==> inputs of exp/violet <==
// chip_top
module chip_top
  ( input          clk_i
  , input          reset_i
  , input          v_i
  , input  [31:0]  a_i
  , input  [31:0]  b_i
  , output         v_o
  , output [63:0]  c_o
  );
  reg        v_r, v_o_r;
  reg [31:0] a_r, b_r;
  reg [63:0] c_r;
  wire [63:0] c_n;
  multiplier #(.width_p(32)) MULT
    (.a_i(a_r)
    ,.b_i(b_r)
    ,.c_o(c_n)
    );
  always @(posedge clk_i) begin
    if (reset_i) begin
      v_r   <= 1'b0;
      v_o_r <= 1'b0;
    end else begin
      v_r   <= v_i;
      v_o_r <= v_r;
    end
    a_r <= a_i;
    b_r <= b_i;
    c_r <= c_n;
  end
  assign v_o = v_o_r;
  assign c_o = c_r;
endmodule
export LEC_CHECK = 0
export ABC_AREA = 1
export CAP_MARGIN = 20
export CORE_MARGIN = 2
export CORE_UTILIZATION = 72
export CTS_CLUSTER_DIAMETER = 330
export CTS_CLUSTER_SIZE = 97
export SETUP_SLACK_MARGIN = 0.52
export SLEW_MARGIN = 20
export TNS_END_PERCENT = 10
create_clock -name core_clock -period 3.47 [get_ports {clk_i}]
run.sh (not shown) runs the stock make flow with config.mk's settings and CLKGATE_MAP_FILE=.
==> exp/lagoon: changes against exp/violet <==
ABC_AREA = not set   (was 1)
CORE_UTILIZATION = 25   (was 72)
CTS_CLUSTER_DIAMETER = not set   (was 330)
CTS_CLUSTER_SIZE = not set   (was 97)
SETUP_SLACK_MARGIN = not set   (was 0.52)
TNS_END_PERCENT = not set   (was 10)
==> flow/constraint.sdc (replaced) <==
create_clock -name core_clock -period 7.35 [get_ports {clk_i}]
set_input_delay 1.4700 -clock core_clock [delete_from_list [all_inputs] [get_ports {clk_i}]]
set_output_delay 1.4700 -clock core_clock [all_outputs]
set_load 0.01 [all_outputs]
==> exp/yarrow: changes against exp/violet <==
ABC_AREA = not set   (was 1)
CORE_UTILIZATION = 65   (was 72)
CTS_CLUSTER_DIAMETER = not set   (was 330)
CTS_CLUSTER_SIZE = not set   (was 97)
HOLD_SLACK_MARGIN = 0.3   (was not set)
SETUP_SLACK_MARGIN = -0.2   (was 0.52)
TNS_END_PERCENT = 40   (was 10)
==> flow/constraint.sdc (replaced) <==
create_clock -name core_clock -period 6.19 [get_ports {clk_i}]
set_input_delay 1.2380 -clock core_clock [delete_from_list [all_inputs] [get_ports {clk_i}]]
set_output_delay 1.2380 -clock core_clock [all_outputs]
set_load 0.01 [all_outputs]
==> summary of the runs <==
- exp/violet reached the layout checks and failed them: negative setup slack. exp/yarrow finished but failed the layout checks on negative setup slack. exp/lagoon finished but fails on negative setup slack.
- In flip-flop count, exp/violet and exp/lagoon do not differ.
- The highest non-clock buffer count belongs to exp/yarrow, the lowest to exp/violet.
- The lowest register-to-register slack belongs to exp/violet, the highest to exp/lagoon.
- Maximum frequency, lowest first: exp/lagoon, exp/yarrow, exp/violet.
- Area after synthesis: exp/violet is higher than exp/lagoon (about 8%).
- Via count: exp/yarrow is higher than exp/lagoon (6.0%).
==> figures <==
	exp/lagoon	exp/violet	exp/yarrow
Run status	failed layout checks	failed layout checks	failed layout checks
Violated checks	negative setup slack	negative setup slack	negative setup slack
Capture point of the worst path	c_r[60]	c_r[47]	c_r[60]
Post-Synthesis Cell Area	35900 um^2	38700 um^2	35900 um^2
Number of logged tool warnings	28	32	31
Overall die area	147000 um^2	55600 um^2	57100 um^2
Pre-CTS WS	-0.760 ns	-3.14 ns	-1.38 ns
Filler cells	14600	2437	3550
Length of the first detailed-routing pass in iterations	6	13	8
Post-route cell area	45300 um^2	47100 um^2	43600 um^2
Core region area	142000 um^2	52900 um^2	54900 um^2
Met3 Routed Length	5670 um	18600 um	6670 um
Data-path buffer share of cell area in the final layout	0.133	0.125	0.136
Grt met2 use	0.251	0.744	0.674
